==> job 7568 <==
==> flow/design.v <==
`default_nettype none
module busBridge3
  (i_CLK,
   i_rst,
   i_dataRx,
   i_strobeRx,
   o_dataTx,
   i_strobeTx,
   i_strobeSync,
   o_busAddr,
   o_busData,
   i_busData,
   o_busWe,
   o_busRe,
   i_busAck  
   );
   input wire   i_CLK;      
   input wire   i_rst;  
   input wire [7:0] i_dataRx;
   input wire 	    i_strobeRx;  
   output wire [7:0] o_dataTx;
   input wire 	     i_strobeTx;  
   input wire 	     i_strobeSync;
   output reg [31:0] o_busAddr;
   output reg [31:0] o_busData;
   input wire [31:0] i_busData;
   output reg 	     o_busWe;   
   output reg 	     o_busRe;
   input wire 	     i_busAck;
   localparam STROBE_TX_DELAY = 32'd2;  
   reg 		     pendingRead;
   reg [15:0] 	     readMargin;
   reg [15:0] 	     readMarginMin;
   reg [31:0] 	     shiftIn;
   wire [31:0] 	     nextShiftIn = {i_dataRx, shiftIn[31:8]};
   reg [31:0] 	     shiftOut;
   wire [31:0] 	     nextShiftOut = {8'd0, shiftOut[31:8]};
   assign o_dataTx = shiftOut[7:0];
   localparam STATE_IDLE = 8'd0;
   localparam STATE_ADDRINC = 8'd1;
   localparam STATE_WORDWIDTH = 8'd2;
   localparam STATE_NWORDS = 8'd3;
   localparam STATE_ADDRWRITE = 8'd4;
   localparam STATE_WRITE = 8'd5;
   localparam STATE_ADDRREAD = 8'd6;
   localparam STATE_READ = 8'd7;
   localparam STATE_MARGIN = 8'd8;
   reg [1:0] 	     nRemMinusOne;
   reg [7:0] 	     state;
   reg [31:0] 	     addr;
   reg [7:0] 	     config_addrInc;
   reg [1:0] 	     config_wordwidthMinusOne;
   reg [15:0] 	     config_nWordsMinusOne;
   reg [15:0] 	     countNWords;
   task doRead(input [31:0] newAddr, input[15:0] paramCountMinusOne);
      begin
	 o_busRe <= 1'b1;
	 o_busAddr <= newAddr;
	 pendingRead <= 1'b1;
	 addr <= newAddr + {24'd0, config_addrInc};
	 readMargin <= 16'd0;	 
	 if (paramCountMinusOne == 16'd0) begin
	    state <= STATE_IDLE;
	    nRemMinusOne <= 2'd0;		 
	    countNWords <= 16'dx;		 
	 end else begin
	    countNWords <= paramCountMinusOne - 16'd1;
	    state <= STATE_READ;
	    nRemMinusOne <= config_wordwidthMinusOne;		 
	 end
      end
   endtask   
   always @(posedge i_CLK) begin
      o_busWe <= 1'b0;
      o_busRe <= 1'b0;      
      o_busAddr <= 32'bx;      
      o_busData <= 32'bx;      
      readMargin <= (readMargin == 16'hFFFF) ? readMargin : readMargin + 16'd1;
      if (i_strobeTx) begin
	 shiftOut 	<= nextShiftOut;
	 if (pendingRead)
	   readMarginMin <= 16'd0;  
	 else
	   readMarginMin <= readMargin < readMarginMin ? readMargin : readMarginMin;  
      end
      if (i_busAck & pendingRead) begin
	 shiftOut <= i_busData;
	 pendingRead <= 1'b0;
	 readMargin <= 16'd0;
      end
      if (i_strobeRx) begin
	 shiftIn <= nextShiftIn;
	 nRemMinusOne <= nRemMinusOne - 2'd1;
	 if (nRemMinusOne == 2'd0) begin
	    case (state)
	      STATE_IDLE: begin
		 case (i_dataRx)
		   STATE_ADDRWRITE: begin
		      state <= i_dataRx; 
		      nRemMinusOne <= 2'd3;
		   end
		   STATE_WRITE: begin
		      state <= i_dataRx;
		      countNWords <= config_nWordsMinusOne;
		      nRemMinusOne <= config_wordwidthMinusOne;      
		   end
		   STATE_ADDRREAD: begin
		      state <= i_dataRx; 
		      nRemMinusOne <= 2'd3;
		   end
		   STATE_ADDRINC: begin
		      state <= i_dataRx; 
		      nRemMinusOne <= 2'd0;
		   end
		   STATE_WORDWIDTH: begin 
		      state <= i_dataRx; 
		      nRemMinusOne <= 2'd0;
		   end
		   STATE_NWORDS: begin 
		      state <= i_dataRx; 
		      nRemMinusOne <= 2'd1;
		   end
		   STATE_READ: begin
		      doRead(addr, config_nWordsMinusOne);
		   end
		   STATE_MARGIN: begin
		      state <= i_dataRx; 
		      nRemMinusOne <= 2'd0;
		      if (pendingRead) begin
			 shiftOut <= 16'd0;
			 pendingRead <= 1'b0;
		      end else begin
			 shiftOut <= (readMarginMin < STROBE_TX_DELAY) ? 32'd0 : readMarginMin - STROBE_TX_DELAY;
		      end
		      readMarginMin <= 16'hFFFF;
		   end
		   default: begin 
		      state <= STATE_IDLE;
		      nRemMinusOne <= 2'd0;
		   end
		 endcase
	      end
	      STATE_ADDRWRITE: begin 
		 addr <= nextShiftIn;
		 state <= STATE_WRITE;
		 countNWords <= config_nWordsMinusOne;
		 nRemMinusOne <= config_wordwidthMinusOne;      
	      end
	      STATE_ADDRREAD: begin
		 doRead(nextShiftIn, config_nWordsMinusOne);
	      end
	      STATE_ADDRINC: begin 
		 config_addrInc <= nextShiftIn[31:24];
		 state <= STATE_IDLE;
		 nRemMinusOne <= 2'd0;
	      end
	      STATE_WORDWIDTH: begin
		 config_wordwidthMinusOne <= nextShiftIn[31:24];
		 state <= STATE_IDLE;
		 nRemMinusOne <= 2'd0;
	      end
	      STATE_NWORDS: begin
		 config_nWordsMinusOne <= nextShiftIn[31:16];
		 state <= STATE_IDLE;
		 nRemMinusOne <= 2'd0;
	      end
	      STATE_WRITE: begin
		 o_busWe <= 1'b1;
		 o_busAddr <= addr;		 
		 case (config_wordwidthMinusOne)
		   2'd0: o_busData <= {24'd0, nextShiftIn[31:24]};		   
		   2'd1: o_busData <= {16'd0, nextShiftIn[31:16]};
		   2'd2: o_busData <= {8'd0, nextShiftIn[31:8]};
		   2'd3: o_busData <= nextShiftIn;
		 endcase
		 addr <= addr + {24'd0, config_addrInc};
		 if (countNWords == 16'd0) begin
		    state <= STATE_IDLE;
		    nRemMinusOne <= 2'd0;		 
		    countNWords <= 16'dx;		 
		 end else begin
		    countNWords <= countNWords - 16'd1;
		    nRemMinusOne <= config_wordwidthMinusOne;		 
		 end
	      end
	      STATE_READ: begin
		 doRead(addr, countNWords);
	      end
	      STATE_MARGIN: begin
		 state <= STATE_IDLE;
		 nRemMinusOne <= 2'd0;		 	      
	      end
	      default: begin
		 state <= STATE_IDLE;
		 nRemMinusOne <= 2'd0;		 	      
	      end
	    endcase
	 end  
      end  
      if (i_strobeSync) begin
	 state <= STATE_IDLE;
	 nRemMinusOne <= 2'd0;
	 pendingRead <= 1'b0;	 
      end
      if (i_rst) begin
	 o_busWe <= 1'b0;
	 o_busRe <= 1'b0;
	 o_busAddr <= 32'd0;
	 pendingRead <= 1'b0;
	 readMargin <= 16'hFFFF;
	 readMarginMin <= 16'hFFFF;
	 shiftIn <= 32'd0;
	 shiftOut <= 32'd0;
	 nRemMinusOne <= 2'd0;
	 state <= STATE_IDLE;
	 addr <= 32'd0;
	 config_addrInc <= 8'd1;
	 config_wordwidthMinusOne <= 2'd3;
	 config_nWordsMinusOne <= 16'd0;
	 countNWords <= 16'd0;
      end
   end   
endmodule
==> flow/run.sh <==
#!/bin/bash
# the make line also repeats each setting of config.mk as NAME=value (left out here)
make -C /OpenROAD-flow-scripts/flow DESIGN_CONFIG=/design/flow/config.mk WORK_HOME=/design/flow/orfs CLKGATE_MAP_FILE= finish
==> flow/config.mk <==
export PLATFORM = sky130hd
export DESIGN_NAME = busBridge3
export DESIGN_NICKNAME = busBridge3
export VERILOG_FILES = /design/flow/design.v
export SDC_FILE = /design/flow/constraint.sdc
export NUM_CORES = 4
export LEC_CHECK = 0
export CAP_MARGIN = 15
export CORE_MARGIN = 2
export CORE_UTILIZATION = 72
export CTS_CLUSTER_SIZE = 37
export HOLD_SLACK_MARGIN = -0.08
export PLACE_DENSITY_LB_ADDON = 0.25
export SETUP_SLACK_MARGIN = 0.97
export SLEW_MARGIN = 20
==> flow/constraint.sdc <==
create_clock -name core_clock -period 3.33 [get_ports {i_CLK}]
set_input_delay 0.6660 -clock core_clock [delete_from_list [all_inputs] [get_ports {i_CLK}]]
set_output_delay 0.6660 -clock core_clock [all_outputs]
set_load 0.01 [all_outputs]
==> inputs of job 9396, as changes to job 7568 <==
==> flow/config.mk (replaced) <==
export PLATFORM = sky130hd
export DESIGN_NAME = busBridge3
export DESIGN_NICKNAME = busBridge3
export VERILOG_FILES = /design/flow/design.v
export SDC_FILE = /design/flow/constraint.sdc
export NUM_CORES = 4
export LEC_CHECK = 0
export CAP_MARGIN = 20
export CORE_MARGIN = 2
export CORE_UTILIZATION = 65
export SETUP_SLACK_MARGIN = 0.23
export SLEW_MARGIN = 20
==> flow/constraint.sdc (replaced) <==
create_clock -name core_clock -period 1.87 [get_ports {i_CLK}]
set_input_delay 0.3740 -clock core_clock [delete_from_list [all_inputs] [get_ports {i_CLK}]]
set_output_delay 0.3740 -clock core_clock [all_outputs]
set_load 0.01 [all_outputs]
==> PnR_summary.wiki <==
== Implementation results ==
{| class="wikitable"
! Metric !! Value
|-
| Instance area at placement || around 0.017 mm^2
|-
| Number of placement rows || a little over 50
|-
| Worst-case setup slack after placement || -1620 ps
|-
| Die x size || between 100 and 150 um
|-
| Detailed placer's ending HPWL || 34200 um
|-
| Die H || roughly 150 um
|-
| Run status || stopped before the end
|-
| Last step reached || clock tree synthesis
|-
| Die Size || approximately 0.021 mm^2
|-
| Error that ended the run || [ERROR DPL-0038] Utilization greater than 100%, impossible to legalize
|}
Source of the figures above: job 9396

==> PnR_summary.wiki <==
== Implementation results ==
{| class="wikitable"
! Metric !! Value
|-
| Run status || stopped before the end
|-
| Last step reached || global routing
|-
| Error that ended the run || [ERROR GRT-0232] Routing congestion too high. Check the congestion heatmap in the GUI.
|-
| Worst-case setup slack after placement || -136 ps
|-
| Instance area at placement || ~0.015 mm^2
|-
| Die x size || between 100 and 150 um
|-
| Die Size || around 0.019 mm^2
|-
| Number of placement rows || approximately 49
|}
Source of the figures above: job 7568


---

==> job 578: inputs <==
// busBridge3: RTL as listed in full above, without the edits since
Settings: LEC_CHECK=0, CAP_MARGIN=20, CORE_MARGIN=2, CORE_UTILIZATION=72, CTS_CLUSTER_SIZE=37, PLACE_DENSITY=0.95, SLEW_MARGIN=20; clock period 3.47 ns.
run.sh (not shown) runs the stock make flow with config.mk's settings and CLKGATE_MAP_FILE=.
==> job 6853 (differences from job 578) <==
--- a/flow/config.mk
+++ b/flow/config.mk
@@ -7,7 +7,10 @@
 export LEC_CHECK = 0
+export ABC_AREA = 1
 export CAP_MARGIN = 20
-export CORE_MARGIN = 2
-export CORE_UTILIZATION = 72
-export CTS_CLUSTER_SIZE = 37
-export PLACE_DENSITY = 0.95
+export CORE_MARGIN = 8
+export CORE_UTILIZATION = 25
+export GPL_TIMING_DRIVEN = 0
+export HOLD_SLACK_MARGIN = 0.06
+export PLACE_DENSITY_LB_ADDON = 0.1
 export SLEW_MARGIN = 20
+export TNS_END_PERCENT = 20
==> flow/constraint.sdc (replaced) <==
create_clock -name core_clock -period 5.0 [get_ports {i_CLK}]
set_input_delay 1.0000 -clock core_clock [delete_from_list [all_inputs] [get_ports {i_CLK}]]
set_output_delay 1.0000 -clock core_clock [all_outputs]
set_load 0.01 [all_outputs]
==> job 5755 (differences from job 578) <==
--- a/flow/config.mk
+++ b/flow/config.mk
@@ -11,3 +11,2 @@
 export CTS_CLUSTER_SIZE = 37
-export PLACE_DENSITY = 0.95
 export SLEW_MARGIN = 20
==> job 1670 (differences from job 578) <==
--- a/flow/config.mk
+++ b/flow/config.mk
@@ -9,5 +9,3 @@
 export CORE_MARGIN = 2
-export CORE_UTILIZATION = 72
-export CTS_CLUSTER_SIZE = 37
-export PLACE_DENSITY = 0.95
+export CORE_UTILIZATION = 45
 export SLEW_MARGIN = 20
==> flow/constraint.sdc (replaced) <==
create_clock -name core_clock -period 4.75 [get_ports {i_CLK}]
set_input_delay 0.9500 -clock core_clock [delete_from_list [all_inputs] [get_ports {i_CLK}]]
set_output_delay 0.9500 -clock core_clock [all_outputs]
set_load 0.01 [all_outputs]
==> qor summary <==
quantity                                                                          job 6853                      job 5755                   job 578              job 1670
Outcome                                                                     finished clean    complete, but fails checks    stopped before the end        finished clean
Failing step                                                                             -                             -  global routing (5_1_grt)                     -
Layout check failures                                                                    -          negative setup slack                         -                     -
HP Start                                                             state[5]$_SDFFE_PP0P_  countNWords[11]$_SDFFE_PP0P_                         -  addr[2]$_SDFFE_PP0P_
Total buffers and inverters traversed by the critical path                               4                             2                         -                     1
Critical Path Fanout Max                                                                10                            10                         -                    20
Tool warnings                                                                           27                            31                         -                    27
Routed via count divided by cell count                                               4.943                         6.954                         -                 5.938
Cell total after placement                                                           2,637                         1,879                     1,886                 2,000
Post-Syn Nets                                                                        1,915                         1,663                     1,663                 1,663
Gates resized, CTS repair                                                                0                             1                        18                     0
Routability Congestion                                                              0.9223                        0.9675                     1.016                0.9022
Hold WS                                                                          0.4410 ns                     0.4796 ns                         -             0.4615 ns
Post-layout period usage                                                            0.8844                         1.004                         -                0.9401
Remaining number of nets flagged by the antenna check after routing                      0                             0                         -                     0
Filler-free cell count of the finished design                                        2,691                         1,937                         -                 2,048
Pwr Total                                                                       0.005057 W                    0.007782 W                         -            0.005607 W
Top power consumer group                                                             clock              sequential cells                         -      sequential cells
Post-Synth XOR/XNOR Area                                                           0.02442                       0.03436                   0.03436               0.03436
Internal power component                                                        0.003537 W                    0.005508 W                         -            0.003930 W
Logic area                                                                        6962 um2                      7866 um2                         -              7551 um2
Comb pwr                                                                        0.000787 W                     0.00173 W                         -             0.00122 W
Pre-CTS setup slack                                                              0.6665 ns                  -0.007571 ns              -0.001477 ns             0.4111 ns

---

==> inputs of job 6828 <==
RTL: the design.v shown in full above, as it stands there.
Settings: LEC_CHECK=0, CAP_MARGIN=20, CORE_MARGIN=2, CORE_UTILIZATION=71, CTS_CLUSTER_SIZE=73, PLACE_DENSITY_LB_ADDON=0.01, SETUP_SLACK_MARGIN=-0.16, SLEW_MARGIN=20; clock period 1.63 ns.
==> job 5094 (differences from job 6828) <==
Settings changed: ABC_AREA from default to 1, CAP_MARGIN 20 to 15, CELL_PAD_IN_SITES_GLOBAL_PLACEMENT from default to 1, CORE_UTILIZATION 71 to 25, CTS_CLUSTER_SIZE 73 to default, GPL_TIMING_DRIVEN from default to 0, HOLD_SLACK_MARGIN from default to 0.21, MAX_ROUTING_LAYER from default to met4, MIN_ROUTING_LAYER from default to met2, PLACE_DENSITY_LB_ADDON 0.01 to 0.1, SETUP_SLACK_MARGIN -0.16 to 0.11, TNS_END_PERCENT from default to 20.
==> flow/constraint.sdc (replaced) <==
create_clock -name core_clock -period 5.0 [get_ports {i_CLK}]
set_input_delay 1.0000 -clock core_clock [delete_from_list [all_inputs] [get_ports {i_CLK}]]
set_output_delay 1.0000 -clock core_clock [all_outputs]
set_load 0.01 [all_outputs]
==> flow_metrics.env <==
# implementation run metrics
export IMPL_aoi_share=0.2185
export IMPL_die_area_sq_mm=0.05349
export IMPL_mux_share=0.0007751
export IMPL_synth_top_cell_by_count="nand2_1"
export IMPL_adder_share=0.02868
export IMPL_avgSynthCellArea_sq_um=7.018
export IMPL_place_gp_congestion=0.9149
export IMPL_die_y_um=231.3
export IMPL_ys_seq_frac=0.3705
export IMPL_synthTopCellsByCount="nand2_1, dfxtp_1, a21oi_1, nor2_1, inv_1"
export IMPL_status="no timing/DRC/antenna violations"
export IMPL_ys_area_sq_mm=0.01291
export IMPL_yosysCellCount=1840
(the above is from job 5094)
==> flow_metrics.env <==
# yosys + openroad results
export IMPL_die_y_um=139.3
export IMPL_adder_share=0.02849
export IMPL_ys_seq_frac=0.3681
export IMPL_status="did not finish"
export IMPL_haltStage="3_5_place_dp"
export IMPL_mux_share=0.1066
export IMPL_toolErrorMsg="[ERROR DPL-0033] detailed placement checks failed during check placement."
export IMPL_avgSynthCellArea_sq_um=8.186
(the above is from job 6828)

---

==> inputs of v30 <==
RTL: the design.v shown in full above, as it stands there.
make LEC_CHECK=0 ABC_AREA=0 CAP_MARGIN=20 CORE_ASPECT_RATIO=0.9 CORE_MARGIN=2 CORE_UTILIZATION=72 CTS_CLUSTER_SIZE=27 HOLD_SLACK_MARGIN=-0.08 MAX_ROUTING_LAYER=met4 PLACE_DENSITY=0.7 SETUP_SLACK_MARGIN=0.73 SLEW_MARGIN=20 TNS_END_PERCENT=80 finish   # period 4.05 ns
==> inputs of v15, as changes to v30 <==
==> flow/config.mk (replaced) <==
export PLATFORM = sky130hd
export DESIGN_NAME = busBridge3
export DESIGN_NICKNAME = busBridge3
export VERILOG_FILES = /design/flow/design.v
export SDC_FILE = /design/flow/constraint.sdc
export NUM_CORES = 4
export LEC_CHECK = 0
export CAP_MARGIN = 20
export CORE_MARGIN = 2
export CORE_UTILIZATION = 40
export SLEW_MARGIN = 20
==> flow/constraint.sdc (replaced) <==
create_clock -name core_clock -period 4.75 [get_ports {i_CLK}]
set_input_delay 0.9500 -clock core_clock [delete_from_list [all_inputs] [get_ports {i_CLK}]]
set_output_delay 0.9500 -clock core_clock [all_outputs]
set_load 0.01 [all_outputs]
==> inputs of v8, as changes to v30 <==
==> flow/config.mk (replaced) <==
export PLATFORM = sky130hd
export DESIGN_NAME = busBridge3
export DESIGN_NICKNAME = busBridge3
export VERILOG_FILES = /design/flow/design.v
export SDC_FILE = /design/flow/constraint.sdc
export NUM_CORES = 4
export LEC_CHECK = 0
export ABC_AREA = 1
export CAP_MARGIN = 25
export CELL_PAD_IN_SITES_DETAIL_PLACEMENT = 1
export CORE_ASPECT_RATIO = 0.61
export CORE_MARGIN = 10
export CORE_UTILIZATION = 45
export GPL_TIMING_DRIVEN = 0
export MAX_ROUTING_LAYER = met4
export PLACE_DENSITY = 0.7
export SETUP_SLACK_MARGIN = 0.24
export SLEW_MARGIN = 20
export TNS_END_PERCENT = 5
==> flow/constraint.sdc (replaced) <==
create_clock -name core_clock -period 2.9 [get_ports {i_CLK}]
set_input_delay 0.5800 -clock core_clock [delete_from_list [all_inputs] [get_ports {i_CLK}]]
set_output_delay 0.5800 -clock core_clock [all_outputs]
set_load 0.01 [all_outputs]
==> inputs of v33, as changes to v30 <==
==> flow/config.mk (replaced) <==
export PLATFORM = sky130hd
export DESIGN_NAME = busBridge3
export DESIGN_NICKNAME = busBridge3
export VERILOG_FILES = /design/flow/design.v
export SDC_FILE = /design/flow/constraint.sdc
export NUM_CORES = 4
export LEC_CHECK = 0
export ABC_AREA = 1
export CAP_MARGIN = 20
export CORE_ASPECT_RATIO = 0.61
export CORE_MARGIN = 2
export CORE_UTILIZATION = 68
export CTS_CLUSTER_DIAMETER = 43
export CTS_CLUSTER_SIZE = 75
export HOLD_SLACK_MARGIN = -0.1
export MAX_ROUTING_LAYER = met4
export SETUP_SLACK_MARGIN = 0.71
export SLEW_MARGIN = 20
export TNS_END_PERCENT = 5
==> flow/constraint.sdc (replaced) <==
create_clock -name core_clock -period 7.09 [get_ports {i_CLK}]
set_input_delay 1.4180 -clock core_clock [delete_from_list [all_inputs] [get_ports {i_CLK}]]
set_output_delay 1.4180 -clock core_clock [all_outputs]
set_load 0.01 [all_outputs]
==> impl_metrics.prom <==
# HELP chip_impl_metric Physical implementation figures
# TYPE chip_impl_metric gauge
chip_impl_info{name="slowest_cell_on_crit_path",value="inv_2"} 1
chip_impl_metric{name="postSynthSeqShare",unit=""} 0.371
chip_impl_metric{name="route.vias.total",unit=""} 14000
chip_impl_info{name="status",value="finished clean"} 1
chip_impl_info{name="timing.critical_path.cells",value="clkdlybuf4s50_1, inv_1, nand4_2, nor3_2, buf_4, inv_2, nand2_1, nand2_1, inv_2, o21ai_0, a31oi_1"} 1
chip_impl_metric{name="finalSetupViolations",unit=""} 0
chip_impl_metric{name="p_clk",unit="mW"} 1.20
chip_impl_metric{name="syn_area_per_cell",unit="sq um"} 7.02
chip_impl_info{name="critPathLaunch",value="i_dataRx[6]"} 1
chip_impl_metric{name="tapcell.inserted",unit=""} 246
chip_impl_metric{name="route.met3.wl",unit="mm"} 8.59
chip_impl_metric{name="layout.clock.cell_area_share",unit=""} 0.0485
chip_impl_metric{name="signal_buffers",unit=""} 135
That was v33.
==> impl_metrics.prom <==
# HELP chip_impl_metric Physical implementation figures
# TYPE chip_impl_metric gauge
chip_impl_info{name="status",value="finished clean"} 1
chip_impl_metric{name="synthesis.nets",unit=""} 1663
chip_impl_metric{name="p_clk",unit="mW"} 2.17
chip_impl_metric{name="syn_area_per_cell",unit="sq um"} 8.19
chip_impl_metric{name="tapcell.inserted",unit=""} 442
chip_impl_metric{name="finalSetupViolations",unit=""} 0
chip_impl_info{name="cts_root_buf",value="clkbuf_16"} 1
chip_impl_info{name="slowest_cell_on_crit_path",value="or4_1"} 1
chip_impl_metric{name="postSynthSeqShare",unit=""} 0.368
chip_impl_metric{name="worst_ep_arrival_time",unit="ps"} 4790
chip_impl_info{name="timing.critical_path.cells",value="or4_1, nor3_4, buf_4, nand2_1, nand2_1, ha_1, nor2_1, o21bai_1, o41a_1, nand2_1, or4b_2, a311oi_1, nor3_1"} 1
That was v15.
==> impl_metrics.prom <==
# HELP chip_impl_metric Physical implementation figures
# TYPE chip_impl_metric gauge
chip_impl_info{name="timing.critical_path.cells",value="inv_2, nand2_2, nor2_4, nand2_8, clkbuf_16, clkinv_8, buf_12, buf_16, a21oi_4, ha_4, fa_2, nand3_2, nand2_2, buf_4, buf_4, buf_4, buf_4, nand3_1, nand2_1, a21oi_2, o21ai_1, a21oi_1"} 1
chip_impl_metric{name="postLayoutSetupSlackWorst",unit="ps"} -753
chip_impl_metric{name="route.met3.wl",unit="mm"} 10.5
chip_impl_metric{name="p_clk",unit="mW"} 3.48
chip_impl_info{name="check-failures",value="setup timing"} 1
chip_impl_info{name="slowest_cell_on_crit_path",value="fa_2"} 1
chip_impl_metric{name="layout.clock.cell_area_share",unit=""} 0.0510
chip_impl_metric{name="postSynthSeqShare",unit=""} 0.371
chip_impl_info{name="status",value="finished with violations"} 1
chip_impl_info{name="critPathLaunch",value="state[7]"} 1
chip_impl_metric{name="route.vias.total",unit=""} 16300
chip_impl_metric{name="signal_buffers",unit=""} 263
chip_impl_metric{name="finalSetupViolations",unit=""} 33
That was v8.
==> impl_metrics.prom <==
# HELP chip_impl_metric Physical implementation figures
# TYPE chip_impl_metric gauge
chip_impl_info{name="status",value="finished clean"} 1
chip_impl_metric{name="ys_sh_simple",unit=""} 0.217
chip_impl_metric{name="syn_area_per_cell",unit="sq um"} 8.19
chip_impl_metric{name="postSynthSeqShare",unit=""} 0.368
chip_impl_metric{name="route.met3.wl",unit="mm"} 7.31
chip_impl_metric{name="finalSetupViolations",unit=""} 0
chip_impl_info{name="slowest_cell_on_crit_path",value="or4_4"} 1
chip_impl_metric{name="layout.clock.cell_area_share",unit=""} 0.0545
chip_impl_info{name="cts_root_buf",value="clkbuf_16"} 1
chip_impl_metric{name="placed_cell_areas",unit="sq um"} 14600
chip_impl_metric{name="route.vias.total",unit=""} 14600
chip_impl_metric{name="tapcell.inserted",unit=""} 240
chip_impl_metric{name="p_clk",unit="mW"} 2.50
chip_impl_info{name="critPathLaunch",value="state[5]"} 1
That was v30.
Power figures rest on the tool's default switching activity, not on a simulated workload.
